$ cat design/flow/run.sh
#!/bin/bash
# the make line also repeats each setting of config.mk as NAME=value (left out here)
make -C /OpenROAD-flow-scripts/flow DESIGN_CONFIG=/design/flow/config.mk WORK_HOME=/design/flow/orfs CLKGATE_MAP_FILE= finish
$ cat design/flow/config.mk
export PLATFORM = sky130hd
export DESIGN_NAME = synch_fifo
export DESIGN_NICKNAME = synch_fifo
export VERILOG_FILES = /design/flow/design.v
export SDC_FILE = /design/flow/constraint.sdc
export NUM_CORES = 4
export LEC_CHECK = 0
export CAP_MARGIN = 20
export CORE_MARGIN = 2
export CORE_UTILIZATION = 40
export SLEW_MARGIN = 20
$ cat design/flow/constraint.sdc
create_clock -name core_clock -period 5.19 [get_ports {clk}]
set_input_delay 1.0380 -clock core_clock [delete_from_list [all_inputs] [get_ports {clk}]]
set_output_delay 1.0380 -clock core_clock [all_outputs]
set_load 0.01 [all_outputs]
$ cat design/flow/design.v
`timescale 1ns / 1ps
module synch_fifo #(
    parameter   FIFO_WIDTH = 32,                       
    parameter   FIFO_DEPTH = 16,                       
    parameter   FIFO_PTR = 4                           
) (
    input       clk,                                   
    input       rst_n,                                 
    input       fifo_wren,                             
    input       fifo_rden,                             
    input       [FIFO_WIDTH-1:0] fifo_wrdata,          
    output reg  [FIFO_WIDTH-1:0] fifo_rddata,          
    output      fifo_full,                             
    output      fifo_empty,                            
    output      [FIFO_PTR:0] fifo_room_avail,          
    output      [FIFO_PTR:0] fifo_data_avail           
);
reg [FIFO_WIDTH-1:0] mem [0:FIFO_DEPTH-1];       
reg [FIFO_PTR-1:0] wr_ptr, rd_ptr;               
reg [FIFO_PTR:0] count;                          
assign fifo_data_avail = count;
assign fifo_full = (count == FIFO_DEPTH - 1);        
assign fifo_empty = (count == 0);                
assign fifo_room_avail = FIFO_DEPTH - count;
always @(posedge clk or negedge rst_n) begin
    if (!rst_n) begin
        wr_ptr <= 0;
        rd_ptr <= 0;
        count <= 0;
    end else begin
        if (fifo_wren && !fifo_full && !fifo_rden) begin
            mem[wr_ptr] <= fifo_wrdata;
            wr_ptr <= (wr_ptr + 1) % FIFO_DEPTH;
            count <= count + 1;
        end
        if (fifo_rden && !fifo_wren && !fifo_empty) begin
            fifo_rddata <= mem[rd_ptr];
            rd_ptr <= (rd_ptr + 1) % FIFO_DEPTH;
            count <= count - 1;
        end
        if (fifo_wren && fifo_rden && !fifo_full) begin
            if (fifo_empty)
                fifo_rddata <= fifo_wrdata;
            else begin
                mem[wr_ptr] <= fifo_wrdata;
                fifo_rddata <= mem[rd_ptr];
                wr_ptr <= wr_ptr + 1;
                rd_ptr <= rd_ptr + 1;
            end
        end
    end
end
endmodule
==> PnR_summary.wiki, run 1 <==
== Metrics ==
{| class="wikitable"
! Metric !! Value
|-
| Critical Path, Cell by Cell || inv_1 > ha_4 > buf_4 > nor2b_1 > a32oi_1 > a211oi_1 > a21oi_1 > a21oi_1
|-
| Internal || roughly 11 mW
|-
| Post-layout minimum cycle time || 3.88 ns
|-
| Sequential share of the synthesized area || 0.593
|-
| Number of instances in the synthesized netlist || between 1.5k and 2k
|-
| Top Ports || approximately 80
|-
| Number of clock buffers inserted by TritonCTS || 61
|-
| Run status || timing/DRC/antenna clean
|-
| Count of instantiated cells in the yosys netlist || 1,897
|-
| Post-route DRC || 0
|-
| Share of power burned in registers || 0.376
|-
| Largest net degree at the start of global routing || roughly 160
|-
| Area added between synthesis and finish || 12.5%
|-
| Switching Power || between 6 and 7 mW
|-
| Slew Viols, Final || 0
|-
| Heaviest power group || sequential cells
|-
| Quantity of gates resized following cts || 0
|-
| Start point of the critical path || rd_ptr[0]
|-
| Cell class contributing the biggest share of worst-path delay || simple AND/OR/NAND/NOR gates
|-
| Synth Net Count || about 1.9k
|-
| Worst path max stage delay || ~0.86 ns
|-
| Count of state elements after synthesis || 557
|-
| Critical register-to-register path endpoint || fifo_rddata[30]
|-
| Met1 GRT Util || 0.292
|-
| Core ar. || 0.0698 sq mm
|-
| Number of nets in the final layout || just under 2k
|-
| Clock tree from TritonCTS || yes
|-
| FF-to-FF setup slack || 1.31 ns
|-
| Post-Place Cell Area || between 0.02 and 0.03 sq mm
|-
| Yosys-reported design area after synthesis || about 0.028 sq mm
|-
| Die Outline Area || 0.0724 sq mm
|-
| Count of tool warnings || 39
|-
| Unrepaired setup endpoints after global routing || no
|-
| Worst clock skew on the final layout || between 0.02 and 0.025 ns
|-
| Synth Area in XOR/XNOR || 0.00405
|-
| Antenna violation net count after detailed routing || 0
|-
| Compound Share, Synth || 0.0914
|-
| Wire length per cell || 27.5 microns
|-
| Setup crit end || fifo_rddata[30]
|-
| Slowest CP cell || nor2b_1
|-
| Most used standard cells in the synthesized netlist || edfxtp_1, mux2_2, buf_2
|-
| IR Drop Worst-Case VDD || 0.000331 V
|-
| Transition time of the tightest slew-check pin || 1.05 ns
|-
| Share of the synthesized area in the top cell type || 0.582
|-
| Predominant post-synthesis flop cell || edfxtp_1
|-
| Classification of the worst-slack hold path || in2async
|-
| Async set-or-reset flop fraction in the synthesized netlist || 0.0233
|-
| Die width || roughly 270 microns
|-
| Setup-failing EPs final || 0
|-
| Clock insertion delay at the later pin of the skew report || ~0.65 ns
|-
| Peak Freq || about 260 MHz
|-
| Crit path launch type || flop
|-
| Overall Global Routing Usage || 0.220
|-
| Worst Path Arrival || roughly 4.3 ns
|-
| Maximum clock insertion buffer count || 3
|-
| Highest-utilization routing layer at the global route stage || met2
|-
| Number of warning messages in the yosys log || 2
|-
| Number of diodes added for antenna fixing || 0
|-
| Crit Path Max Fanout || around 48
|-
| Top area cells in the synthesized netlist || edfxtp_1, mux2_2, mux2i_1, a22oi_1, buf_2
|-
| Drt total wl || 79.7 mm
|-
| Buffers on Ports || roughly 79
|-
| Number of cell rows || between 90 and 100
|-
| Filler cells || roughly 6k
|-
| Path length in cells of the critical path || 8
|-
| Pre-Repair DR Iteration Count || 7
|-
| Placed wire-length estimate || between 40 and 50 mm
|-
| Number of instances in the placed design || 2,783
|-
| Post-Syn Area || 0.0281 sq mm
|-
| Clk power || between 4 and 5 mW
|-
| Via count || between 15k and 20k
|-
| Critical path required time || roughly 5.6 ns
|-
| Synth cell types || a little under 70
|-
| Global routing usage on met2 || 0.367
|-
| GRT overflow || 0
|-
| Synth area leader || edfxtp_1
|-
| Max-cap check violation count || 0
|-
| Clock H-tree levels || 2
|-
| Fraction of the core area covered by cells at the end of the flow || 0.453
|-
| Met3 global-route usage || 0.0371
|-
| Post-detailed-route via-to-cell ratio || between 6 and 7
|-
| Yosys adder share || 0.00534
|-
| Mux share || 0.228
|-
| Post-layout instance count excluding filler cells || 2,897
|-
| Share of the core filled by cells before placement || 0.403
|-
| Hold buffer count at cts || 0
|-
| Power consumed by combinational cells || slightly above 6 mW
|-
| First-iteration detailed-routing DRC count || 1,827
|-
| Leading cell type by number of instances after synthesis || edfxtp_1
|-
| EDFF count, synth || around 540
|-
| Max transition margin || 0.300
|-
| Logic gate share of total power || 0.364
|-
| Type of element capturing the critical path || flop
|-
| Number of antenna violations at the first check in global routing || 2
|-
| Count of final hold-check violations || 0
|-
| Vertical die dimension || around 270 microns
|-
| Buffer cell driving the clock tree root || clkbuf_16
|-
| Post-layout period usage || 0.748
|-
| Setup_tns || 0 ns
|-
| Power dissipated in sequential cells || 6.40 mW
|-
| Post-route worst hold slack || 0.486 ns
|-
| Synthesized area per cell || approximately 15 sq um
|-
| Leakage || between 10 and 15 nW
|-
| Class of the most critical setup path || reg2reg
|-
| Crit Reg-Reg Startpoint || rd_ptr[0]
|-
| Gpl congestion || between 0.7 and 0.8
|-
| Critical path buffer and inverter count || 2
|-
| Worst r2r path cells || 8
|-
| Post-route cell area || 0.0316 sq mm
|-
| Count of buffers added by post-CTS timing repair for setup || 0
|-
| Switching share of power || 0.358
|-
| Areal power density over the cells || about 540 mW/mm^2
|-
| Clock-pin slew reported for the worst setup and hold paths after clock tree synthesis || 0.06 ns
|-
| Part of the total power dissipated in the clock network || 0.260
|-
| Most used cell along the critical path || a21oi_1
|-
| Dominant non-sequential cell family after synthesis || multiplexers
|-
| Share of synthesized cell area in and, or, nand and nor gates || 0.0430
|-
| First-pass GRT wire length || ~120 mm
|-
| Vias in the first global route || around 18k
|-
| Clock sink total || roughly 560
|}
==> metrics by stage <==
stage               total power, mW  setup WS (ns)
CTS                            17.1           1.34
finish                         17.0           1.31
detailed placement             12.7           1.05
global placement               12.6           1.07
global route                   17.7           1.27
floorplan                      10.2          0.420
==> area by class of cell <==
class | count | area (sq um) | area share
clock buffer | 73 | 1610 | 0.0511
clock inverter | 41 | 399 | 0.0126
inverter | 14 | 52.6 | 0.00166
multi-input combinational | 1150 | 10500 | 0.333
sequential | 557 | 16700 | 0.528
tap | 940 | 1180 | 0.0372
timing repair buffer | 122 | 1170 | 0.0370
==> metal layers <==
layer / vias up / routed length [microns]
met2: 597 / 38700
li1: 7644 / -
met5: - / 0
met1: 9190 / 33600
met3: 137 / 5010
met4: 0 / 2410
==> run 2: changes to the inputs <==
CORE_UTILIZATION = 62   (was 40)
CTS_CLUSTER_SIZE = 96   (was not set)
clock period = 7.1 ns   (was 5.19 ns; I/O delays follow)
==> PnR_summary.wiki, run 2 <==
== Metrics ==
{| class="wikitable"
! Metric !! Value
|-
| Run status || timing/DRC/antenna clean
|-
| Unrepaired setup endpoints after global routing || no
|-
| Share of power burned in registers || 0.390
|-
| Worst path max stage delay || a little under 1 ns
|-
| Max transition margin || 0.198
|-
| Share of synthesized cell area in and, or, nand and nor gates || 0.0430
|-
| Setup crit end || mem[2][3]
|-
| Setup_tns || 0 ns
|-
| Number of warning messages in the yosys log || 2
|-
| Post-detailed-route via-to-cell ratio || between 7 and 8
|-
| Yosys adder share || 0.00534
|-
| Placed wire-length estimate || 40.1 mm
|-
| Class of the most critical setup path || in2reg
|-
| Synthesized area per cell || between 10 and 15 sq um
|-
| Classification of the worst-slack hold path || reg2reg
|-
| Share of the core filled by cells before placement || 0.631
|-
| EDFF count, synth || ~540
|-
| Peak Freq || 237 MHz
|-
| Share of the synthesized area in the top cell type || 0.582
|-
| Top area cells in the synthesized netlist || edfxtp_1, mux2_2, mux2i_1, a22oi_1, buf_2
|-
| Crit Path Max Fanout || 32
|-
| First-pass GRT wire length || about 110 mm
|-
| Sequential share of the synthesized area || 0.593
|-
| Count of final hold-check violations || 0
|-
| Part of the total power dissipated in the clock network || 0.242
|-
| GRT overflow || 0
|-
| Critical Path, Cell by Cell || clkdlybuf4s50_1 > nand2_1 > a21oi_4 > nand3_4 > mux2_2
|-
| Vertical die dimension || about 220 microns
|-
| Transition time of the tightest slew-check pin || ~1.2 ns
|-
| Hold buffer count at cts || 0
|-
| Largest net degree at the start of global routing || just under 200
|-
| Post-route DRC || 0
|-
| Worst slack at placement || between 2 and 2.5 ns
|-
| Leading cell type by number of instances after synthesis || edfxtp_1
|-
| Slowest CP cell || nand3_4
|-
| Post-layout minimum cycle time || about 4.2 ns
|-
| Total power || ~12 mW
|-
| Internal || approximately 7.7 mW
|-
| Number of nets in the final layout || between 1.5k and 2k
|-
| Clk power || between 2 and 3 mW
|-
| Count of buffers added by post-CTS timing repair for setup || 0
|-
| Destination of the worst hold path || mem[0][21]
|-
| Clock-pin slew reported for the worst setup and hold paths after clock tree synthesis || approximately 0.06 ns
|-
| Path length in cells of the critical path || 5
|-
| Via count || 17.8k
|-
| Wire length per cell || 30.4 microns
|-
| Clock H-tree levels || 2
|-
| Number of instances in the synthesized netlist || around 1.9k
|-
| Area taken by flip-flops and latches || around 0.017 sq mm
|-
| Count of instantiated cells in the yosys netlist || 1,897
|-
| Number of cell rows || a little under 80
|-
| Clock insertion delay at the later pin of the skew report || approximately 0.62 ns
|-
| Critical path buffer and inverter count || 1
|-
| Crit Reg-Reg Startpoint || count[0]
|-
| Drt total wl || 76.7 mm
|-
| Die Outline Area || about 0.047 sq mm
|-
| Yosys-reported design area after synthesis || about 0.028 sq mm
|-
| Power dissipated in sequential cells || ~4.7 mW
|-
| Filler cells || 3,174
|-
| Setup-failing EPs final || 0
|-
| Heaviest power group || sequential cells
|-
| Clock tree from TritonCTS || yes
|-
| Switching share of power || 0.359
|-
| Predominant post-synthesis flop cell || edfxtp_1
|-
| Worst clock skew on the final layout || between 0.015 and 0.02 ns
|-
| Top Ports || 80
|-
| Switching Power || between 4 and 5 mW
|-
| Pre-Repair DR Iteration Count || 6
|-
| Worst Path Arrival || 4.57 ns
|-
| Clock sink total || ~560
|-
| Count of tool warnings || 41
|-
| Vias in the first global route || 17.5k
|-
| Number of diodes added for antenna fixing || 0
|-
| Hold Path Origin || mem[0][21]
|-
| Logic area || around 0.011 sq mm
|-
| Most used standard cells in the synthesized netlist || edfxtp_1, mux2_2, buf_2
|-
| Count of state elements after synthesis || 557
|-
| Gpl congestion || ~0.76
|-
| Buffer cell driving the clock tree root || clkbuf_16
|-
| Area added between synthesis and finish || 9.73%
|-
| Die width || 217 microns
|-
| Mux share || 0.228
|-
| Buffers on Ports || 79
|-
| Synth area leader || edfxtp_1
|-
| Synth Area in XOR/XNOR || 0.00405
|-
| Critical path required time || 7.45 ns
|-
| FF-to-FF setup slack || just over 3 ns
|-
| Slew Viols, Final || 0
|-
| Max-cap check violation count || 0
|-
| Cell class contributing the biggest share of worst-path delay || simple AND/OR/NAND/NOR gates
|-
| Type of element capturing the critical path || flop
|-
| Crit path launch type || input pin
|-
| Maximum clock insertion buffer count || 3
|-
| Power consumed by combinational cells || 4.45 mW
|-
| Number of clock buffers inserted by TritonCTS || a little under 60
|-
| Cells on Worst Hold Path || 1
|-
| Post-layout period usage || 0.594
|-
| Critical register-to-register path endpoint || mem[2][3]
|-
| First-iteration detailed-routing DRC count || roughly 2.2k
|-
| Compound Share, Synth || 0.0914
|-
| Worst r2r path cells || 7
|-
| Logic gate share of total power || 0.368
|-
| Core ar. || between 0.04 and 0.05 sq mm
|-
| Overall Global Routing Usage || 0.326
|-
| Post-Syn Area || between 0.02 and 0.03 sq mm
|-
| IR Drop Worst-Case VDD || ~0.00027 V
|-
| Quantity of gates resized following cts || 0
|-
| Final worst setup slack || approximately 2.9 ns
|-
| Antenna violation net count after detailed routing || 0
|-
| Start point of the critical path || fifo_wren
|-
| Areal power density over the cells || around 400 mW/mm^2
|-
| Synth cell types || roughly 70
|-
| Number of antenna violations at the first check in global routing || 0
|-
| Leakage || 10.5 nW
|-
| Dominant non-sequential cell family after synthesis || multiplexers
|-
| Synth Net Count || 1,945
|-
| Async set-or-reset flop fraction in the synthesized netlist || 0.0233
|}
==> run 2: layer usage <==
metal  GRT usage  share of wire
met4       0.105          0.029
met2       0.523           0.48
met3      0.0580          0.083
met5           0              0
met1       0.457           0.41
==> run 2: final cells by class <==
| type | instances | area share |
|---|---|---|
| Clock buffer | 74 | 0.0511 |
| Clock inverter | 28 | 0.00662 |
| Inverter | 14 | 0.00170 |
| Multi-Input combinational cell | 1150 | 0.341 |
| Sequential cell | 557 | 0.541 |
| Tap cell | 592 | 0.0240 |
| Timing Repair Buffer | 109 | 0.0350 |
==> run 2: stage by stage <==
stage / cell area (sq um) / utilization / hold WS [ns] / instances
CTS: 30800 / 0.693 / 0.568 / 2524
floorplan: 28100 / - / 0.527 / 1897
global placement: 29000 / 0.652 / 0.545 / 2421
detailed placement: 29000 / 0.653 / 0.554 / 2422
finish: 30800 / 0.693 / 0.566 / 2524
global route: 30800 / 0.693 / 0.583 / 2524
==> run 3: changes to the inputs <==
ABC_AREA = 1   (was not set)
CORE_UTILIZATION = 68   (was 62)
CTS_CLUSTER_SIZE = not set   (was 96)
clock period = 2.92 ns   (was 7.1 ns; I/O delays follow)
==> PnR_summary.wiki, run 3 <==
== Metrics ==
{| class="wikitable"
! Metric !! Value
|-
| Run status || timing/DRC/antenna clean
|-
| Top area cells in the synthesized netlist || edfxtp_1, nand2_1, o21ai_0, nor2_1, nand3_1
|-
| Critical path buffer and inverter count || 3
|-
| Clk power || approximately 7.1 mW
|-
| Leakage || between 10 and 15 nW
|-
| Synth Net Count || around 3.1k
|-
| Wire length per cell || between 20 and 25 microns
|-
| Areal power density over the cells || ~930 mW/mm^2
|-
| Power consumed by combinational cells || just under 10 mW
|-
| Via count || 22.9k
|-
| Yosys-reported design area after synthesis || 0.0274 sq mm
|-
| EDFF count, synth || between 500 and 600
|-
| Number of warning messages in the yosys log || 2
|-
| Path length in cells of the critical path || 7
|-
| Clock sink total || roughly 560
|-
| Logic gate share of total power || 0.343
|-
| Switching Power || ~11 mW
|-
| Vias in the first global route || approximately 21k
|-
| Slew Viols, Final || 0
|-
| Worst Path Arrival || 2.25 ns
|-
| Clock tree from TritonCTS || yes
|-
| Part of the total power dissipated in the clock network || 0.247
|-
| Die Outline Area || about 0.042 sq mm
|-
| Classification of the worst-slack hold path || in2async
|-
| Sequential share of the synthesized area || 0.608
|-
| Share of synthesized cell area in and, or, nand and nor gates || 0.242
|-
| Hold buffer count at cts || 0
|-
| Class of the most critical setup path || reg2out
|-
| Worst clock skew on the final layout || 0.0170 ns
|-
| Buffer cell driving the clock tree root || clkbuf_16
|-
| Count of state elements after synthesis || about 560
|-
| Post-layout minimum cycle time || about 2.8 ns
|-
| Predominant post-synthesis flop cell || edfxtp_1
|-
| Heaviest power group || sequential cells
|-
| Most used standard cells in the synthesized netlist || nand2_1, edfxtp_1, o21ai_0
|-
| Type of element capturing the critical path || output port
|-
| Internal || 18.1 mW
|-
| Post-layout period usage || 0.972
|-
| Die width || 205 microns
|-
| Clock H-tree levels || 2
|-
| Count of final hold-check violations || 0
|-
| First-iteration detailed-routing DRC count || 3,342
|-
| Dominant non-sequential cell family after synthesis || simple AND/OR/NAND/NOR gates
|-
| Crit path launch type || flop
|-
| Placed wire-length estimate || 48.0 mm
|-
| Synth cell types || 29
|-
| Yosys adder share || 0.00548
|-
| Async set-or-reset flop fraction in the synthesized netlist || 0.0233
|-
| Area added between synthesis and finish || 12.7%
|-
| Clock-pin slew reported for the worst setup and hold paths after clock tree synthesis || around 0.060 ns
|-
| Post-route DRC || 0
|-
| Slowest CP cell || clkdlybuf4s50_1
|-
| Count of instantiated cells in the yosys netlist || approximately 3.1k
|-
| Count of tool warnings || 37
|-
| Worst r2r path cells || 13
|-
| Clock insertion delay at the later pin of the skew report || a little over 0.6 ns
|-
| Setup crit end || fifo_room_avail[4]
|-
| Vertical die dimension || between 200 and 250 microns
|-
| Overall Global Routing Usage || 0.394
|-
| Crit Reg-Reg Startpoint || rd_ptr[0]
|-
| Number of cell rows || 73
|-
| Power dissipated in sequential cells || approximately 12 mW
|-
| Post-Syn Area || 0.0274 sq mm
|-
| Number of nets in the final layout || roughly 3.2k
|-
| Critical Path, Cell by Cell || inv_2 > ha_2 > nand2_1 > nor2_1 > ha_1 > inv_1 > clkdlybuf4s50_1
|-
| Area taken by flip-flops and latches || about 0.017 sq mm
|-
| Synthesized area per cell || roughly 8.8 sq um
|-
| Synth area leader || edfxtp_1
|-
| Unrepaired setup endpoints after global routing || no
|-
| Share of power burned in registers || 0.411
|-
| Cell class contributing the biggest share of worst-path delay || buffers and inverters
|-
| Transition time of the tightest slew-check pin || 1.30 ns
|-
| Drt total wl || about 80 mm
|-
| Synth Area in XOR/XNOR || 0.00288
|-
| Number of instances in the synthesized netlist || between 3k and 4k
|-
| Post-detailed-route via-to-cell ratio || about 6
|-
| IR Drop Worst-Case VDD || approximately 0.00090 V
|-
| Share of the core filled by cells before placement || 0.689
|-
| Antenna violation net count after detailed routing || 0
|-
| Number of diodes added for antenna fixing || 0
|-
| Setup_tns || 0 ns
|-
| Core ar. || roughly 0.040 sq mm
|-
| Share of the synthesized area in the top cell type || 0.597
|-
| GRT overflow || 0
|-
| Max transition margin || 0.133
|-
| Crit Path Max Fanout || 4
|-
| Start point of the critical path || count[1]
|-
| Max-cap check violation count || 0
|-
| Switching share of power || 0.370
|-
| Compound Share, Synth || 0.0972
|-
| Largest net degree at the start of global routing || approximately 120
|-
| FF-to-FF setup slack || 0.10 ns
|-
| Number of clock buffers inserted by TritonCTS || approximately 56
|-
| Critical path required time || between 2 and 2.5 ns
|-
| Peak Freq || about 350 MHz
|-
| Buffers on Ports || 79
|-
| Filler cells || ~2.8k
|-
| First-pass GRT wire length || 123 mm
|-
| Mux share || 0
|-
| Pre-Repair DR Iteration Count || 8
|-
| Maximum clock insertion buffer count || 3
|-
| Critical register-to-register path endpoint || fifo_rddata[1]
|-
| Setup-failing EPs final || 0
|-
| Gpl congestion || roughly 0.86
|-
| Leading cell type by number of instances after synthesis || nand2_1
|-
| Worst path max stage delay || between 0.5 and 0.6 ns
|-
| Logic area || approximately 0.0096 sq mm
|-
| Top Ports || around 80
|-
| Number of antenna violations at the first check in global routing || 1
|-
| Total power || 28.7 mW
|}
==> run 3: layer usage <==
layer / track usage / up-vias / wire length (microns)
li1: - / 10383 / -
met1: 0.543 / 10595 / 29800
met2: 0.611 / 1644 / 37000
met3: 0.0756 / 278 / 11100
met4: 0.182 / 0 / 4120
met5: 0 / - / 0
==> run 3: stage by stage <==
stage	area [sq um]	worst slack (ns)	std cells	util	hold slack, ns
CTS	30900	0.0346	3702	0.777	0.182
finish	30900	0.0819	3703	0.777	0.195
global route	30900	0.00829	3703	0.777	0.210
floorplan	27400	0.171	3100	-	0.288
global placement	29100	0.335	3600	0.733	0.525
detailed placement	29100	0.277	3600	0.733	0.527
==> run 3: repair_timing <==
item                       4_1_cts  5_1_grt
setup endpoints to repair        2        1
setup buffers                    0        1
gates resized                    2        1
==> run 3: layout make-up <==
cell class              instances  area share
clock buffers                  69      0.0477
clock inverters                33     0.00896
inverters                     106      0.0129
multi-input cells            2245       0.311
flip-flops and latches        557       0.540
well taps                     525      0.0213
repair buffers                168      0.0583
==> run 4: changes to the inputs <==
CAP_MARGIN = 0   (was 20)
CORE_UTILIZATION = 70   (was 68)
CTS_CLUSTER_DIAMETER = 105   (was not set)
clock period = 7.16 ns   (was 2.92 ns; I/O delays follow)
==> PnR_summary.wiki, run 4 <==
== Metrics ==
{| class="wikitable"
! Metric !! Value
|-
| Run status || timing/DRC/antenna clean
|-
| Clock sink total || approximately 560
|-
| Setup crit end || fifo_room_avail[4]
|-
| Share of synthesized cell area in and, or, nand and nor gates || 0.242
|-
| Yosys adder share || 0.00548
|-
| Logic gate share of total power || 0.342
|-
| Clock insertion delay at the later pin of the skew report || between 0.6 and 0.7 ns
|-
| Clk power || 2.84 mW
|-
| Cell class contributing the biggest share of worst-path delay || buffers and inverters
|-
| First-pass GRT wire length || 124 mm
|-
| Highest-utilization routing layer at the global route stage || met2
|-
| Slowest CP cell || clkdlybuf4s50_1
|-
| Power consumed by combinational cells || 3.97 mW
|-
| Die Outline Area || approximately 0.041 sq mm
|-
| Maximum clock insertion buffer count || 3
|-
| IR Drop Worst-Case VDD || between 0.0003 and 0.0004 V
|-
| Sequential share of the synthesized area || 0.608
|-
| Areal power density over the cells || ~380 mW/mm^2
|-
| Vias in the first global route || between 20k and 25k
|-
| Worst clock skew on the final layout || 0.0147 ns
|-
| Classification of the worst-slack hold path || reg2reg
|-
| Fraction of the core area covered by cells at the end of the flow || 0.784
|-
| GRT overflow || 0
|-
| Switching Power || between 4 and 5 mW
|-
| FF-to-FF setup slack || between 3 and 4 ns
|-
| Peak Freq || 262 MHz
|-
| Placed wire-length estimate || roughly 45 mm
|-
| Start point of the critical path || count[0]
|-
| Class of the most critical setup path || reg2out
|-
| Drt total wl || between 80 and 90 mm
|-
| Async set-or-reset flop fraction in the synthesized netlist || 0.0233
|-
| Critical path required time || roughly 5.7 ns
|-
| Synth Area in XOR/XNOR || 0.00288
|-
| Count of buffers added by post-CTS timing repair for setup || 0
|-
| Crit Reg-Reg Startpoint || rd_ptr[0]
|-
| Critical path buffer and inverter count || 3
|-
| Clock tree from TritonCTS || yes
|-
| Setup_tns || 0 ns
|-
| Power dissipated in sequential cells || 4.79 mW
|-
| Area taken by flip-flops and latches || 0.0167 sq mm
|-
| Quantity of gates resized following cts || 0
|-
| Top area cells in the synthesized netlist || edfxtp_1, nand2_1, o21ai_0, nor2_1, nand3_1
|-
| Post-route DRC || 0
|-
| Yosys-reported design area after synthesis || between 0.02 and 0.03 sq mm
|-
| Slew Viols, Final || 0
|-
| Worst path max stage delay || between 0.5 and 0.6 ns
|-
| Part of the total power dissipated in the clock network || 0.245
|-
| Mux share || 0
|-
| Synth Net Count || about 3.1k
|-
| Worst Path Arrival || 2.39 ns
|-
| Met3 global-route usage || 0.0901
|-
| Post-layout minimum cycle time || 3.82 ns
|-
| Number of nets in the final layout || between 3k and 4k
|-
| Crit path launch type || flop
|-
| Count of final hold-check violations || 0
|-
| Most used standard cells in the synthesized netlist || nand2_1, edfxtp_1, o21ai_0
|-
| Post-layout period usage || 0.533
|-
| Overall Global Routing Usage || 0.400
|-
| Leakage || 13.2 nW
|-
| Gpl congestion || 0.866
|-
| Count of instantiated cells in the yosys netlist || between 3k and 4k
|-
| Cells on Worst Hold Path || 1
|-
| Post-detailed-route via-to-cell ratio || just over 6
|-
| Global routing usage on met2 || 0.609
|-
| Share of the synthesized area in the top cell type || 0.597
|-
| Count of tool warnings || 38
|-
| Switching share of power || 0.377
|-
| Core ar. || 0.0386 sq mm
|-
| Setup-failing EPs final || 0
|-
| Unrepaired setup endpoints after global routing || no
|-
| Path length in cells of the critical path || 7
|-
| Leading cell type by number of instances after synthesis || nand2_1
|-
| Post-Syn Area || approximately 0.027 sq mm
|-
| Area added between synthesis and finish || 10.6%
|-
| Critical register-to-register path endpoint || fifo_rddata[16]
|-
| Number of clock buffers inserted by TritonCTS || about 56
|-
| Vertical die dimension || roughly 200 microns
|-
| Logic area || between 0.009 and 0.01 sq mm
|-
| Hold buffer count at cts || 0
|-
| Antenna violation net count after detailed routing || 0
|-
| Critical Path, Cell by Cell || inv_1 > ha_1 > nand2_1 > nor2_1 > ha_1 > inv_1 > clkdlybuf4s50_1
|-
| Largest net degree at the start of global routing || roughly 190
|-
| EDFF count, synth || between 500 and 600
|-
| Share of power burned in registers || 0.413
|-
| Clock H-tree levels || 2
|-
| Worst r2r path cells || 12
|-
| Top Ports || 80
|-
| Clock-pin slew reported for the worst setup and hold paths after clock tree synthesis || 0.05 ns
|-
| Wire length per cell || 21.9 microns
|-
| Type of element capturing the critical path || output port
|-
| Number of warning messages in the yosys log || 2
|-
| Synth cell types || 29
|-
| Max-cap check violation count || 0
|-
| Number of cell rows || around 72
|-
| Heaviest power group || sequential cells
|-
| Synthesized area per cell || between 8 and 9 sq um
|-
| Number of instances in the synthesized netlist || approximately 3.1k
|-
| Met1 GRT Util || 0.549
|-
| Compound Share, Synth || 0.0972
|-
| Via count || between 20k and 25k
|-
| Filler cells || ~2.7k
|-
| Buffers on Ports || 79
|-
| Transition time of the tightest slew-check pin || ~1.3 ns
|-
| Max transition margin || 0.164
|-
| Hold Path Origin || wr_ptr[3]
|-
| First-iteration detailed-routing DRC count || roughly 3.5k
|-
| Crit Path Max Fanout || 7
|-
| Predominant post-synthesis flop cell || edfxtp_1
|-
| Number of antenna violations at the first check in global routing || 1
|-
| Die width || between 200 and 250 microns
|-
| Share of the core filled by cells before placement || 0.709
|-
| Count of state elements after synthesis || around 560
|-
| Destination of the worst hold path || wr_ptr[3]
|-
| Internal || ~7.2 mW
|-
| Dominant non-sequential cell family after synthesis || simple AND/OR/NAND/NOR gates
|-
| Synth area leader || edfxtp_1
|-
| Buffer cell driving the clock tree root || clkbuf_16
|-
| Pre-Repair DR Iteration Count || 6
|}
## run 4: per-layer routing
metal	vias up	wire, microns
li1	10291	-
met3	270	11900
met5	-	0
met4	0	4020
met2	1693	35700
met1	10486	28600
## run 4: per-stage QoR
stage	worst slack [ns]	power (mW)	hold slack [ns]	std cells	area, sq um
2_1_floorplan	4.16	7.06	0.502	3100	27400
3_3_place_gp	3.24	8.50	0.524	3548	28500
3_5_place_dp	3.18	8.66	0.534	3551	28500
4_1_cts	3.30	11.5	0.545	3655	30300
5_1_grt	3.22	12.1	0.578	3655	30300
6_report	3.34	11.6	0.550	3656	30300
## run 4: final cells by class
class | instances | area share
sequential | 557 | 0.550
multi-input combinational | 2245 | 0.318
clock buffer | 75 | 0.0503
timing repair buffer | 125 | 0.0401
tap | 518 | 0.0214
inverter | 106 | 0.0131
clock inverter | 29 | 0.00706
antenna | 1 | 0.0000826
==> run 5: changes to the inputs <==
ABC_AREA = not set   (was 1)
CAP_MARGIN = 20   (was 0)
CORE_ASPECT_RATIO = 0.91   (was not set)
CORE_UTILIZATION = 30   (was 70)
CTS_CLUSTER_DIAMETER = not set   (was 105)
SLEW_MARGIN = 35   (was 20)
clock period = 4.79 ns   (was 7.16 ns; I/O delays follow)
==> PnR_summary.wiki, run 5 <==
== Metrics ==
{| class="wikitable"
! Metric !! Value
|-
| Fraction of the core area covered by cells at the end of the flow || 0.345
|-
| Maximum clock insertion buffer count || 3
|-
| Quantity of gates resized following cts || 0
|-
| Count of tool warnings || 42
|-
| Number of instances in the placed design || about 3.1k
|-
| Worst path max stage delay || 0.66 ns
|-
| Setup-failing EPs final || 0
|-
| Largest net degree at the start of global routing || between 100 and 150
|-
| Post-layout instance count excluding filler cells || between 3k and 4k
|-
| Critical Path, Cell by Cell || inv_1 > ha_1 > nor3b_1 > ha_1 > a21oi_4 > buf_4 > nand3_4 > mux2_1
|-
| Power dissipated in sequential cells || between 6 and 7 mW
|-
| FF-to-FF setup slack || about 1.4 ns
|-
| Critical path required time || between 5 and 6 ns
|-
| Top Ports || 80
|-
| Internal || between 10 and 15 mW
|-
| Number of cell rows || 107
|-
| Hold Path Origin || mem[4][16]
|-
| Number of clock buffers inserted by TritonCTS || between 60 and 70
|-
| Critical register-to-register path endpoint || mem[7][3]
|-
| Clock H-tree levels || 2
|-
| Leakage || around 11 nW
|-
| Leading cell type by number of instances after synthesis || edfxtp_1
|-
| Run status || timing/DRC/antenna clean
|-
| Cell class contributing the biggest share of worst-path delay || simple AND/OR/NAND/NOR gates
|-
| Unrepaired setup endpoints after global routing || no
|-
| Crit path launch type || flop
|-
| Pre-Repair DR Iteration Count || 6
|-
| Critical path buffer and inverter count || 2
|-
| Post-Place Cell Area || 0.0301 sq mm
|-
| Number of warning messages in the yosys log || 2
|-
| Max-cap check violation count || 0
|-
| Mux share || 0.228
|-
| Dominant non-sequential cell family after synthesis || multiplexers
|-
| Count of buffers added by post-CTS timing repair for setup || 0
|-
| Crit Reg-Reg Startpoint || count[0]
|-
| Async set-or-reset flop fraction in the synthesized netlist || 0.0233
|-
| Die width || 325 microns
|-
| Synth area leader || edfxtp_1
|-
| Slew Viols, Final || 0
|-
| Worst Path Arrival || between 3 and 4 ns
|-
| Buffers on Ports || 79
|-
| Sequential share of the synthesized area || 0.593
|-
| Share of synthesized cell area in and, or, nand and nor gates || 0.0430
|-
| Clock insertion delay at the later pin of the skew report || ~0.64 ns
|-
| Gpl congestion || 0.770
|-
| Cells on Worst Hold Path || 1
|-
| Heaviest power group || combinational logic
|-
| Core ar. || 0.0932 sq mm
|-
| Peak Freq || between 200 and 300 MHz
|-
| Areal power density over the cells || between 500 and 600 mW/mm^2
|-
| Yosys-reported design area after synthesis || between 0.02 and 0.03 sq mm
|-
| Switching Power || around 6.7 mW
|-
| Most used standard cells in the synthesized netlist || edfxtp_1, mux2_2, buf_2
|-
| Clock sink total || approximately 560
|-
| Predominant post-synthesis flop cell || edfxtp_1
|-
| IR Drop Worst-Case VDD || roughly 0.00044 V
|-
| Path length in cells of the critical path || 8
|-
| Classification of the worst-slack hold path || reg2reg
|-
| Via count || ~18k
|-
| Number of nets in the final layout || approximately 2.0k
|-
| Power consumed by combinational cells || ~7.0 mW
|-
| Clock-pin slew reported for the worst setup and hold paths after clock tree synthesis || around 0.06 ns
|-
| First-iteration detailed-routing DRC count || around 2k
|-
| Type of element capturing the critical path || flop
|-
| Most used cell along the critical path || ha_1
|-
| Overall Global Routing Usage || 0.170
|-
| Share of the core filled by cells before placement || 0.301
|-
| First-pass GRT wire length || roughly 120 mm
|-
| Transition time of the tightest slew-check pin || just under 1 ns
|-
| Placed wire-length estimate || between 40 and 50 mm
|-
| Post-layout minimum cycle time || approximately 3.4 ns
|-
| Worst clock skew on the final layout || about 0.014 ns
|-
| Worst r2r path cells || 8
|-
| Start point of the critical path || count[0]
|-
| Count of final hold-check violations || 0
|-
| Slowest CP cell || nand3_4
|-
| Clock tree from TritonCTS || yes
|-
| Die Outline Area || roughly 0.096 sq mm
|-
| Max transition margin || 0.336
|-
| Class of the most critical setup path || reg2reg
|-
| Setup_tns || 0 ns
|-
| EDFF count, synth || around 540
|-
| Drt total wl || 83.6 mm
|-
| Share of the synthesized area in the top cell type || 0.582
|-
| Switching share of power || 0.364
|-
| Synth cell types || between 60 and 70
|-
| Post-layout period usage || 0.714
|-
| Destination of the worst hold path || mem[4][16]
|-
| Area added between synthesis and finish || 14.3%
|-
| Post-detailed-route via-to-cell ratio || approximately 5.5
|-
| Crit Path Max Fanout || 32
|-
| Synth Area in XOR/XNOR || 0.00405
|-
| Synth Net Count || between 1.5k and 2k
|-
| Antenna violation net count after detailed routing || 0
|-
| Synthesized area per cell || about 15 sq um
|-
| Top area cells in the synthesized netlist || edfxtp_1, mux2_2, mux2i_1, a22oi_1, buf_2
|-
| Vias in the first global route || 18.0k
|-
| Part of the total power dissipated in the clock network || 0.252
|-
| Number of instances in the synthesized netlist || 1,897
|-
| Compound Share, Synth || 0.0914
|-
| GRT overflow || 0
|-
| Count of instantiated cells in the yosys netlist || around 1.9k
|-
| Hold buffer count at cts || 0
|-
| Count of state elements after synthesis || between 500 and 600
|-
| Vertical die dimension || between 200 and 300 microns
|-
| Number of antenna violations at the first check in global routing || 1
|-
| Post-route cell area || ~0.032 sq mm
|-
| Logic gate share of total power || 0.376
|-
| Wire length per cell || around 26 microns
|-
| Post-route DRC || 0
|-
| Clk power || around 4.7 mW
|-
| Share of power burned in registers || 0.372
|-
| Setup crit end || mem[7][3]
|-
| Yosys adder share || 0.00534
|-
| Post-Syn Area || about 0.028 sq mm
|-
| Buffer cell driving the clock tree root || clkbuf_16
|}
==> run 5: cell type report <==
class	count	area (sq um)
Antenna cell	1	2.50
Clock buffer	81	1700
Clock inverter	33	259
Fill cell	8990	61100
Inverter	14	52.6
Multi-Input combinational cell	1150	10500
Sequential cell	557	16700
Tap cell	1253	1570
Timing Repair Buffer	132	1350
==> run 5: through the flow <==
step	setup slack (ns)	total power [mW]	hold slack, ns
final	1.37	18.5	0.567
after global routing	1.20	19.3	0.585
after CTS	1.33	18.6	0.565
after detailed placement	0.966	13.9	0.550
after global placement	1.03	13.8	0.541
after floorplan	0.0197	11.1	0.527
==> run 5: metal layers <==
layer  vias to the layer above  share of wire  GRT usage
met4                         2          0.022     0.0469
li1                       7652              -          -
met1                      9290           0.44      0.228
met2                       634           0.48      0.285
met5                         -        0.00016          0
met3                       112          0.065     0.0269
==> run 6: changes to the inputs <==
CORE_ASPECT_RATIO = not set   (was 0.91)
CORE_UTILIZATION = 72   (was 30)
CTS_CLUSTER_SIZE = 37   (was not set)
SETUP_SLACK_MARGIN = 0.34   (was not set)
SLEW_MARGIN = 20   (was 35)
clock period = 2.75 ns   (was 4.79 ns; I/O delays follow)
==> PnR_summary.wiki, run 6 <==
== Metrics ==
{| class="wikitable"
! Metric !! Value
|-
| Slowest CP cell || or3b_4
|-
| Crit Reg-Reg Startpoint || count[1]
|-
| Wire length per cell || around 33 microns
|-
| Switching Power || approximately 13 mW
|-
| Share of the core filled by cells before placement || 0.729
|-
| Die Outline Area || slightly above 0.04 sq mm
|-
| Area added between synthesis and finish || 18.7%
|-
| Share of synthesized cell area in and, or, nand and nor gates || 0.0430
|-
| Leakage || between 10 and 15 nW
|-
| EDFF count, synth || ~540
|-
| Path length in cells of the critical path || 12
|-
| Most used cell along the critical path || ha_4
|-
| Post-layout period usage || 0.972
|-
| Antenna violation net count after detailed routing || 0
|-
| Max-cap check violation count || 0
|-
| Critical register-to-register path endpoint || count[2]
|-
| Hold Path Origin || rst_n
|-
| Mux share || 0.228
|-
| GRT overflow || 0
|-
| Number of clock buffers inserted by TritonCTS || between 50 and 60
|-
| Synth Net Count || between 1.5k and 2k
|-
| Filler cells || 1,790
|-
| Synth Area in XOR/XNOR || 0.00405
|-
| Clock-pin slew reported for the worst setup and hold paths after clock tree synthesis || ~0.06 ns
|-
| Die width || 202 microns
|-
| Predominant post-synthesis flop cell || edfxtp_1
|-
| Logic gate share of total power || 0.440
|-
| FF-to-FF setup slack || 0.08 ns
|-
| Cell class contributing the biggest share of worst-path delay || simple AND/OR/NAND/NOR gates
|-
| Crit path launch type || flop
|-
| Post-detailed-route via-to-cell ratio || ~7.5
|-
| Max transition margin || 0.498
|-
| Part of the total power dissipated in the clock network || 0.204
|-
| Placed wire-length estimate || between 40 and 50 mm
|-
| Number of nets in the final layout || ~2.1k
|-
| First-iteration detailed-routing DRC count || 3,185
|-
| Critical path required time || around 3.3 ns
|-
| Number of warning messages in the yosys log || 2
|-
| Via count || just under 20k
|-
| Count of tool warnings || 38
|-
| Buffers on Ports || 79
|-
| Worst path max stage delay || approximately 0.46 ns
|-
| Switching share of power || 0.370
|-
| Critical Path, Cell by Cell || inv_4 > ha_4 > nor3b_4 > ha_4 > buf_6 > or3b_4 > xnor2_2 > ha_2 > nor3_2 > a21oi_1 > nor2_1 > xor2_1
|-
| Count of instantiated cells in the yosys netlist || ~1.9k
|-
| Most used standard cells in the synthesized netlist || edfxtp_1, mux2_2, buf_2
|-
| Drt total wl || 88.1 mm
|-
| Synth cell types || roughly 69
|-
| Compound Share, Synth || 0.0914
|-
| Share of power burned in registers || 0.355
|-
| Core ar. || 0.0386 sq mm
|-
| Number of instances in the synthesized netlist || approximately 1.9k
|-
| Pre-Repair DR Iteration Count || 6
|-
| Clk power || slightly below 7 mW
|-
| Clock H-tree levels || 2
|-
| Type of element capturing the critical path || flop
|-
| Classification of the worst-slack hold path || in2reg
|-
| Synthesized area per cell || around 15 sq um
|-
| Crit Path Max Fanout || 8
|-
| Post-route DRC || 0
|-
| Worst Path Arrival || approximately 3.2 ns
|-
| Top area cells in the synthesized netlist || edfxtp_1, mux2_2, mux2i_1, a22oi_1, buf_2
|-
| Sequential share of the synthesized area || 0.593
|-
| Worst r2r path cells || 12
|-
| Post-Place Cell Area || 0.0302 sq mm
|-
| Count of final hold-check violations || 0
|-
| IR Drop Worst-Case VDD || between 0.0008 and 0.0009 V
|-
| Yosys-reported design area after synthesis || 0.0281 sq mm
|-
| Start point of the critical path || count[1]
|-
| Maximum clock insertion buffer count || 3
|-
| Largest net degree at the start of global routing || roughly 77
|-
| Cells on Worst Hold Path || 1
|-
| Post-layout minimum cycle time || about 2.7 ns
|-
| Share of the synthesized area in the top cell type || 0.582
|-
| Internal || 21.4 mW
|-
| Worst clock skew on the final layout || 0.0276 ns
|-
| Setup-failing EPs final || 0
|-
| Vertical die dimension || between 200 and 250 microns
|-
| Destination of the worst hold path || mem[0][11]
|-
| Leading cell type by number of instances after synthesis || edfxtp_1
|-
| Count of state elements after synthesis || about 560
|-
| Unrepaired setup endpoints after global routing || yes
|-
| Total power || roughly 34 mW
|-
| Run status || timing/DRC/antenna clean
|-
| Gpl congestion || around 0.84
|-
| Synth area leader || edfxtp_1
|-
| Async set-or-reset flop fraction in the synthesized netlist || 0.0233
|-
| Yosys adder share || 0.00534
|-
| Critical path buffer and inverter count || 2
|-
| Number of antenna violations at the first check in global routing || 0
|-
| Slew Viols, Final || 0
|-
| Areal power density over the cells || a little over 1000 mW/mm^2
|-
| Post-route cell area || about 0.033 sq mm
|-
| Number of cell rows || roughly 70
|-
| Overall Global Routing Usage || 0.396
|-
| Power consumed by combinational cells || 14.9 mW
|-
| First-pass GRT wire length || between 100 and 150 mm
|-
| Top Ports || around 80
|-
| Heaviest power group || combinational logic
|-
| Vias in the first global route || around 19k
|-
| Transition time of the tightest slew-check pin || between 0.7 and 0.8 ns
|-
| Clock tree from TritonCTS || yes
|-
| Class of the most critical setup path || reg2reg
|-
| Dominant non-sequential cell family after synthesis || multiplexers
|-
| Clock sink total || roughly 560
|-
| Buffer cell driving the clock tree root || clkbuf_16
|-
| Clock insertion delay at the later pin of the skew report || about 0.62 ns
|-
| Power dissipated in sequential cells || 12.1 mW
|-
| Setup crit end || count[2]
|-
| Post-Syn Area || about 0.028 sq mm
|-
| Peak Freq || 374 MHz
|}
-- run 6: cell type report --
type                    count  area (sq um)  share of cell area
multi-input cells        1150         10900               0.325
well taps                 518           648              0.0194
clock buffers              77          1480              0.0443
inverters                  14          58.8             0.00176
clock inverters            18          88.8             0.00266
diodes                      2          5.00            0.000150
repair buffers            294          3550               0.106
flip-flops and latches    557         16700               0.500
-- run 6: metal layers --
layer  GRT usage  routed length, microns  part of all wire  vias to the layer above
li1            -                       -                 -                     7982
met1       0.537                   30400              0.35                     9840
met2       0.636                   40700              0.46                     1521
met3      0.0858                   11800              0.13                      361
met4       0.149                    5230             0.059                        0
met5           0                       0                 0                        -
-- run 6: repair_timing --
| action | CTS | global route |
|---|---|---|
| hold buffers | 0 | 0 |
| setup buffers | 21 | 36 |
| pin swaps | 3 | 26 |
| cloned | 3 | 22 |
| endpoints found under the hold margin | 0 | 0 |
| resized | 42 | 94 |
| setup endpoints to repair | 159 | 551 |
-- run 6: stage by stage --
| stage | std cells | worst slack (ns) | hold WS (ns) | TNS (ns) | util |
|---|---|---|---|---|---|
| 6_report | 2630 | 0.0765 | 0.342 | 0 | 0.865 |
| 5_1_grt | 2628 | -0.00357 | 0.339 | -0.00357 | 0.865 |
| 4_1_cts | 2570 | 0.186 | 0.336 | 0 | 0.834 |
| 3_5_place_dp | 2451 | 0.0894 | 0.556 | 0 | 0.782 |
| 3_3_place_gp | 2451 | 0.154 | 0.545 | 0 | 0.782 |
| 2_1_floorplan | 1897 | 0.107 | 0.254 | 0 | - |
==> run 7: changes to the inputs <==
ABC_AREA = 1   (was not set)
CAP_MARGIN = 35   (was 20)
CORE_ASPECT_RATIO = 0.91   (was not set)
CTS_CLUSTER_DIAMETER = 25   (was not set)
CTS_CLUSTER_SIZE = 14   (was 37)
GPL_ROUTABILITY_DRIVEN = 0   (was not set)
MAX_ROUTING_LAYER = met4   (was not set)
PLACE_DENSITY = 0.42   (was not set)
SETUP_SLACK_MARGIN = 0.37   (was 0.34)
clock period = 2.76 ns   (was 2.75 ns; I/O delays follow)
==> PnR_summary.wiki, run 7 <==
== Metrics ==
{| class="wikitable"
! Metric !! Value
|-
| Cell class contributing the biggest share of worst-path delay || AND-OR/OR-AND gates
|-
| Area added between synthesis and finish || 26.6%
|-
| Post-route cell area || between 0.03 and 0.04 sq mm
|-
| First-iteration detailed-routing DRC count || between 6k and 7k
|-
| Met1 GRT Util || 0.595
|-
| Crit Path Max Fanout || 20
|-
| Overall Global Routing Usage || 0.511
|-
| Crit path launch type || flop
|-
| Switching share of power || 0.372
|-
| Number of nets in the final layout || about 3.3k
|-
| Synthesized area per cell || ~9 sq um
|-
| Sequential share of the synthesized area || 0.608
|-
| Worst clock skew on the final layout || approximately 0.031 ns
|-
| Count of final hold-check violations || 0
|-
| Slowest CP cell || o21ai_1
|-
| Most used cell along the critical path || nand2_1
|-
| Clk power || ~16 mW
|-
| IR Drop Worst-Case VDD || 0.000996 V
|-
| Count of tool warnings || 38
|-
| Top Ports || ~80
|-
| Heaviest power group || clock
|-
| Setup-failing EPs final || 33
|-
| Largest net degree at the start of global routing || between 70 and 80
|-
| Placed wire-length estimate || approximately 49 mm
|-
| Share of the core filled by cells before placement || 0.727
|-
| Number of instances in the synthesized netlist || 3,100
|-
| Unrepaired setup endpoints after global routing || yes
|-
| Die width || between 200 and 250 microns
|-
| Internal || 26.2 mW
|-
| Crit Reg-Reg Startpoint || rd_ptr[1]
|-
| Share of the synthesized area in the top cell type || 0.597
|-
| Power dissipated in sequential cells || 12.7 mW
|-
| Part of the total power dissipated in the clock network || 0.373
|-
| Logic gate share of total power || 0.323
|-
| Synth area leader || edfxtp_1
|-
| Clock-pin slew reported for the worst setup and hold paths after clock tree synthesis || about 0.05 ns
|-
| Worst path max stage delay || 0.87 ns
|-
| Clock insertion delay at the later pin of the skew report || 0.69 ns
|-
| Vias in the first global route || ~26k
|-
| Async set-or-reset flop fraction in the synthesized netlist || 0.0233
|-
| Post-detailed-route via-to-cell ratio || roughly 7.3
|-
| Fraction of the core area covered by cells at the end of the flow || 0.920
|-
| Dominant non-sequential cell family after synthesis || simple AND/OR/NAND/NOR gates
|-
| Count of instantiated cells in the yosys netlist || 3,100
|-
| Type of element capturing the critical path || flop
|-
| Power consumed by combinational cells || roughly 14 mW
|-
| Critical path required time || around 3.3 ns
|-
| Run status || complete, but fails checks
|-
| Share of synthesized cell area in and, or, nand and nor gates || 0.242
|-
| Post-layout minimum cycle time || 3.18 ns
|-
| Share of power burned in registers || 0.304
|-
| Switching Power || ~16 mW
|-
| Yosys adder share || 0.00548
|-
| Post-Place Cell Area || 0.0292 sq mm
|-
| Clock tree from TritonCTS || yes
|-
| EDFF count, synth || between 500 and 600
|-
| Drt total wl || 114 mm
|-
| Critical register-to-register path endpoint || fifo_rddata[5]
|-
| Setup crit end || fifo_rddata[5]
|-
| Peak Freq || roughly 310 MHz
|-
| FF-to-FF setup slack || -0.42 ns
|-
| Failing Checks || negative setup slack
|-
| Global routing usage on met2 || 0.744
|-
| Clock H-tree levels || 4
|-
| Synth Net Count || 3,148
|-
| Predominant post-synthesis flop cell || edfxtp_1
|-
| Vertical die dimension || between 150 and 200 microns
|-
| Core ar. || about 0.038 sq mm
|-
| Mux share || 0
|-
| Critical path buffer and inverter count || 3
|-
| Maximum clock insertion buffer count || 3
|-
| Number of cell rows || 68
|-
| Met3 global-route usage || 0.176
|-
| Critical Path, Cell by Cell || inv_2 > ha_1 > buf_6 > o21ai_1 > nand2_1 > nor2_4 > buf_6 > nand3_1 > nand2_1 > nand2_1 > nand2_1
|-
| Die Outline Area || 0.0396 sq mm
|-
| Most used standard cells in the synthesized netlist || nand2_1, edfxtp_1, o21ai_0
|-
| GRT overflow || 0
|-
| Start point of the critical path || rd_ptr[1]
|-
| Compound Share, Synth || 0.0972
|-
| Yosys-reported design area after synthesis || 0.0274 sq mm
|-
| Synth cell types || 29
|-
| Final worst setup slack || -0.423 ns
|-
| Slew Viols, Final || 0
|-
| Pre-Repair DR Iteration Count || 13
|-
| Path length in cells of the critical path || 11
|-
| Leading cell type by number of instances after synthesis || nand2_1
|-
| First-pass GRT wire length || roughly 150 mm
|-
| Buffers on Ports || 79
|-
| Wire length per cell || between 20 and 30 microns
|-
| Number of clock buffers inserted by TritonCTS || 134
|-
| Synth Area in XOR/XNOR || 0.00288
|-
| Worst Path Arrival || approximately 3.7 ns
|-
| Number of warning messages in the yosys log || 2
|-
| Antenna violation net count after detailed routing || 0
|-
| Setup_tns || -10.49 ns
|-
| Buffer cell driving the clock tree root || clkbuf_16
|-
| Via count || 28.3k
|-
| Count of state elements after synthesis || between 500 and 600
|-
| Highest-utilization routing layer at the global route stage || met2
|-
| Max-cap check violation count || 0
|-
| Hold buffer count at cts || 0
|-
| Post-route DRC || 0
|-
| Number of antenna violations at the first check in global routing || 5
|-
| Areal power density over the cells || about 1200 mW/mm^2
|-
| Max transition margin || 0.283
|-
| Post-layout period usage || 1.15
|-
| Classification of the worst-slack hold path || in2async
|-
| Top area cells in the synthesized netlist || edfxtp_1, nand2_1, o21ai_0, nor2_1, nand3_1
|-
| Transition time of the tightest slew-check pin || roughly 1.1 ns
|-
| Clock sink total || 557
|-
| Leakage || ~15 nW
|-
| Post-Syn Area || 0.0274 sq mm
|-
| Class of the most critical setup path || reg2reg
|-
| Worst r2r path cells || 11
|}
[run 7: cell type report]
| cell class | instances | area (sq um) |
|---|---|---|
| diodes | 12 | 30.0 |
| clock buffers | 156 | 3560 |
| clock inverters | 80 | 802 |
| fillers | 1280 | 3030 |
| inverters | 106 | 412 |
| multi-input cells | 2249 | 9860 |
| flip-flops and latches | 557 | 16700 |
| well taps | 490 | 613 |
| repair buffers | 235 | 2720 |
[run 7: timing repair]
action / in CTS / in global routing
gates resized: 39 / 68
setup buffers: 22 / 28
pin swaps: 7 / 14
endpoints found under the setup margin: 553 / 296
gates cloned: 3 / 12
endpoints found under the hold margin: 0 / 0
[run 7: routing by layer]
layer	vias up	part of all wire	wire [microns]
met1	12657	0.28	32500
li1	10779	-	-
met2	3508	0.41	46600
met3	1393	0.20	22700
met5	-	0	0
met4	0	0.11	12600
[run 7: through the flow]
stage	worst slack (ns)	instances	hold WS (ns)	total power [mW]
finish	-0.423	3885	0.259	41.7
global route	-0.288	3880	0.250	42.3
CTS	0.327	3833	0.224	38.8
detailed placement	0.124	3572	0.533	22.7
global placement	0.207	3566	0.525	22.1
floorplan	0.408	3100	0.256	18.3
==> run 8: changes to the inputs <==
ABC_AREA = not set   (was 1)
CAP_MARGIN = 20   (was 35)
CORE_ASPECT_RATIO = not set   (was 0.91)
CORE_UTILIZATION = 61   (was 72)
CTS_CLUSTER_DIAMETER = not set   (was 25)
CTS_CLUSTER_SIZE = 90   (was 14)
GPL_ROUTABILITY_DRIVEN = not set   (was 0)
MAX_ROUTING_LAYER = not set   (was met4)
PLACE_DENSITY = not set   (was 0.42)
SETUP_SLACK_MARGIN = not set   (was 0.37)
clock period = 8.4 ns   (was 2.76 ns; I/O delays follow)
==> PnR_summary.wiki, run 8 <==
== Metrics ==
{| class="wikitable"
! Metric !! Value
|-
| Part of the total power dissipated in the clock network || 0.247
|-
| Crit path launch type || input pin
|-
| Routed met2 length || approximately 36 mm
|-
| Synth area leader || edfxtp_1
|-
| Clk power || 2.52 mW
|-
| Path length in cells of the critical path || 5
|-
| Cells on Worst Hold Path || 1
|-
| Power dissipated in sequential cells || ~4.0 mW
|-
| Compound Share, Synth || 0.0914
|-
| Post-layout minimum cycle time || around 4.5 ns
|-
| Slowest CP cell || nand3_4
|-
| Vertical die dimension || 219 microns
|-
| Destination of the worst hold path || mem[4][16]
|-
| Post-detailed-route via-to-cell ratio || around 7.0
|-
| Predominant post-synthesis flop cell || edfxtp_1
|-
| Synthesized area per cell || roughly 15 sq um
|-
| Count of instantiated cells in the yosys netlist || ~1.9k
|-
| Area added between synthesis and finish || 9.66%
|-
| Worst path max stage delay || between 0.9 and 1 ns
|-
| Setup-failing EPs final || 0
|-
| Top Ports || about 80
|-
| First-pass GRT wire length || 111 mm
|-
| Number of nets in the final layout || slightly below 2k
|-
| Switching Power || around 3.6 mW
|-
| Synth Net Count || around 1.9k
|-
| Peak Freq || 224 MHz
|-
| Worst Path Arrival || 4.83 ns
|-
| Clock sink total || about 560
|-
| FF-to-FF setup slack || just over 4 ns
|-
| Critical path required time || about 9 ns
|-
| Most used standard cells in the synthesized netlist || edfxtp_1, mux2_2, buf_2
|-
| Hold buffer count at cts || 0
|-
| Overall Global Routing Usage || 0.317
|-
| Die Outline Area || roughly 0.048 sq mm
|-
| Number of warning messages in the yosys log || 2
|-
| Via count || between 15k and 20k
|-
| Wire length per cell || 29.8 microns
|-
| Synth cell types || 69
|-
| Final worst setup slack || 3.93 ns
|-
| Slew Viols, Final || 0
|-
| Synth Area in XOR/XNOR || 0.00405
|-
| Share of the core filled by cells before placement || 0.619
|-
| Cell class contributing the biggest share of worst-path delay || simple AND/OR/NAND/NOR gates
|-
| Critical register-to-register path endpoint || fifo_rddata[19]
|-
| Maximum clock insertion buffer count || 3
|-
| Clock-pin slew reported for the worst setup and hold paths after clock tree synthesis || about 0.060 ns
|-
| Class of the most critical setup path || in2reg
|-
| Post-Syn Area || about 0.028 sq mm
|-
| Logic gate share of total power || 0.364
|-
| Number of instances in the synthesized netlist || between 1.5k and 2k
|-
| Top metal layer carrying routed signals || met5
|-
| Post-layout period usage || 0.532
|-
| Classification of the worst-slack hold path || reg2reg
|-
| Buffer cell driving the clock tree root || clkbuf_16
|-
| Gpl congestion || between 0.7 and 0.8
|-
| Top area cells in the synthesized netlist || edfxtp_1, mux2_2, mux2i_1, a22oi_1, buf_2
|-
| Post-route worst hold slack || approximately 0.56 ns
|-
| IR Drop Worst-Case VDD || between 0.0002 and 0.0003 V
|-
| Worst r2r path cells || 7
|-
| Fraction of the core area covered by cells at the end of the flow || 0.679
|-
| Setup crit end || mem[4][28]
|-
| Max-cap check violation count || 0
|-
| Start point of the critical path || fifo_wren
|-
| Share of the synthesized area in the top cell type || 0.582
|-
| Yosys adder share || 0.00534
|-
| Largest net degree at the start of global routing || just under 80
|-
| Clock insertion delay at the later pin of the skew report || about 0.62 ns
|-
| Buffers on Ports || 79
|-
| Sequential share of the synthesized area || 0.593
|-
| Clock tree from TritonCTS || yes
|-
| Core ar. || around 0.045 sq mm
|-
| Number of antenna violations at the first check in global routing || 2
|-
| Post-route DRC || 0
|-
| First-iteration detailed-routing DRC count || approximately 2.1k
|-
| Post-route cell area || ~0.031 sq mm
|-
| Placed wire-length estimate || a little under 40 mm
|-
| EDFF count, synth || about 540
|-
| Met1 wire length || 31.9 mm
|-
| Drt total wl || approximately 75 mm
|-
| Heaviest power group || sequential cells
|-
| Worst clock skew on the final layout || between 0.015 and 0.02 ns
|-
| Leading cell type by number of instances after synthesis || edfxtp_1
|-
| Dominant non-sequential cell family after synthesis || multiplexers
|-
| Setup_tns || 0 ns
|-
| Count of state elements after synthesis || 557
|-
| Number of cell rows || slightly below 80
|-
| Switching share of power || 0.357
|-
| Areal power density over the cells || between 300 and 400 mW/mm^2
|-
| Share of synthesized cell area in and, or, nand and nor gates || 0.0430
|-
| Transition time of the tightest slew-check pin || 1.11 ns
|-
| Async set-or-reset flop fraction in the synthesized netlist || 0.0233
|-
| Worst slack at placement || between 3 and 4 ns
|-
| Critical path buffer and inverter count || 1
|-
| Number of diodes added for antenna fixing || 0
|-
| Antenna violation net count after detailed routing || 0
|-
| Vias in the first global route || roughly 17k
|-
| Hold Path Origin || mem[4][16]
|-
| Type of element capturing the critical path || flop
|-
| Post-Place Cell Area || roughly 0.029 sq mm
|-
| Leakage || about 10 nW
|-
| Unrepaired setup endpoints after global routing || no
|-
| Yosys-reported design area after synthesis || between 0.02 and 0.03 sq mm
|-
| Internal || between 6 and 7 mW
|-
| Max transition margin || 0.255
|-
| Share of power burned in registers || 0.389
|-
| Count of tool warnings || 35
|-
| Power consumed by combinational cells || 3.71 mW
|-
| Number of clock buffers inserted by TritonCTS || slightly below 60
|-
| Critical Path, Cell by Cell || clkdlybuf4s50_1 > nand2_1 > a21oi_4 > nand3_4 > mux2_1
|-
| GRT overflow || 0
|-
| Run status || timing/DRC/antenna clean
|-
| Crit Path Max Fanout || 32
|-
| Quantity of gates resized following cts || 0
|-
| Count of final hold-check violations || 0
|-
| Die width || roughly 220 microns
|-
| Count of buffers added by post-CTS timing repair for setup || 0
|-
| Crit Reg-Reg Startpoint || rd_ptr[3]
|-
| Mux share || 0.228
|-
| Met3 wire length || about 5.5 mm
|-
| Pre-Repair DR Iteration Count || 5
|-
| Clock H-tree levels || 2
|}
-- run 8: per-layer routing --
layer,global-route usage,vias up
met5,0.00938,-
met1,0.447,9169
met3,0.0469,112
met2,0.515,756
met4,0.0846,2
li1,-,7573
-- run 8: layout make-up --
type	instances	area, sq um
flip-flops and latches	557	16700
fillers	3253	14600
multi-input cells	1150	10500
clock buffers	85	1660
repair buffers	105	991
well taps	600	751
clock inverters	21	178
inverters	14	52.6
-- run 8: through the flow --
stage / power [mW] / std cells
5_1_grt: 10.6 / 2532
3_3_place_gp: 7.61 / 2426
4_1_cts: 10.2 / 2532
2_1_floorplan: 6.32 / 1897
6_report: 10.2 / 2532
3_5_place_dp: 7.67 / 2426
==> run 9: changes to the inputs <==
ABC_AREA = 1   (was not set)
CAP_MARGIN = 25   (was 20)
CELL_PAD_IN_SITES_DETAIL_PLACEMENT = 0   (was not set)
CELL_PAD_IN_SITES_GLOBAL_PLACEMENT = 0   (was not set)
CORE_ASPECT_RATIO = 0.92   (was not set)
CORE_UTILIZATION = 72   (was 61)
CTS_CLUSTER_DIAMETER = 168   (was not set)
CTS_CLUSTER_SIZE = 47   (was 90)
MIN_ROUTING_LAYER = met1   (was not set)
PLACE_DENSITY_LB_ADDON = 0.16   (was not set)
SETUP_SLACK_MARGIN = 0.79   (was not set)
TNS_END_PERCENT = 100   (was not set)
clock period = 2.75 ns   (was 8.4 ns; I/O delays follow)
==> PnR_summary.wiki, run 9 <==
== Run summary ==
{| class="wikitable"
! Metric !! Value
|-
| Top Ports || about 80
|-
| Overall Global Routing Usage || 0.908
|-
| Core ar. || about 0.038 sq mm
|-
| Last stage reached || global routing
|-
| Compound Share, Synth || 0.0972
|-
| Buffers on Ports || 79
|-
| Yosys adder share || 0.00548
|-
| Count of state elements after synthesis || 557
|-
| Leading cell type by number of instances after synthesis || nand2_1
|-
| Hold buffer count at cts || 0
|-
| Number of clock buffers inserted by TritonCTS || 15
|-
| Synth Net Count || ~3.1k
|-
| Count of instantiated cells in the yosys netlist || around 3.1k
|-
| Async set-or-reset flop fraction in the synthesized netlist || 0.0233
|-
| Vertical die dimension || between 150 and 200 microns
|-
| Post-Syn Area || approximately 0.027 sq mm
|-
| Maximum clock insertion buffer count || 3
|-
| Synth area leader || edfxtp_1
|-
| Number of instances in the synthesized netlist || roughly 3.1k
|-
| Number of warning messages in the yosys log || 2
|-
| Yosys-reported design area after synthesis || 0.0274 sq mm
|-
| Clock H-tree levels || 1
|-
| Die Outline Area || roughly 0.04 sq mm
|-
| Sequential share of the synthesized area || 0.608
|-
| Share of the core filled by cells before placement || 0.730
|-
| Synth Area in XOR/XNOR || 0.00288
|-
| Dominant non-sequential cell family after synthesis || simple AND/OR/NAND/NOR gates
|-
| Predominant post-synthesis flop cell || edfxtp_1
|-
| Placed wire-length estimate || ~47 mm
|-
| Number of cell rows || 68
|-
| Synth cell types || 29
|-
| Mux share || 0
|-
| Die width || 207 microns
|-
| Share of synthesized cell area in and, or, nand and nor gates || 0.242
|-
| Gpl congestion || roughly 0.86
|-
| Clock sink total || between 500 and 600
|-
| Buffer cell driving the clock tree root || clkbuf_16
|-
| Top area cells in the synthesized netlist || edfxtp_1, nand2_1, o21ai_0, nor2_1, nand3_1
|-
| EDFF count, synth || about 540
|-
| Run status || stopped before the end
|-
| Tool error || [ERROR GRT-0232] Routing congestion too high. Check the congestion heatmap in the GUI.
|-
| Most used standard cells in the synthesized netlist || nand2_1, edfxtp_1, o21ai_0
|-
| Synthesized area per cell || slightly below 9 sq um
|-
| GRT overflow || 458
|-
| Share of the synthesized area in the top cell type || 0.597
|}
run 9: timing repair:
item                                    4_1_cts
endpoints found under the setup margin      628
pin swaps                                   131
resized                                     402
gates cloned                                 60
buffers inserted                            104
hold endpoints to repair                      0
run 9: per-stage QoR:
| stage | cells | area [sq um] | utilization | setup slack [ns] |
|---|---|---|---|---|
| after global placement | 3556 | 29100 | 0.776 | 0.237 |
| after detailed placement | 3556 | 29100 | 0.776 | 0.122 |
| after CTS | 3740 | 33400 | 0.889 | 0.387 |
| after floorplan | 3100 | 27900 | - | 0.603 |
run 9: routing by layer:
layer	track usage	GRT overflow
met4	0.935	157
met1	0.888	47
met3	0.841	45
met5	0.648	6
met2	0.997	203
Power and IR drop assume default switching activity.
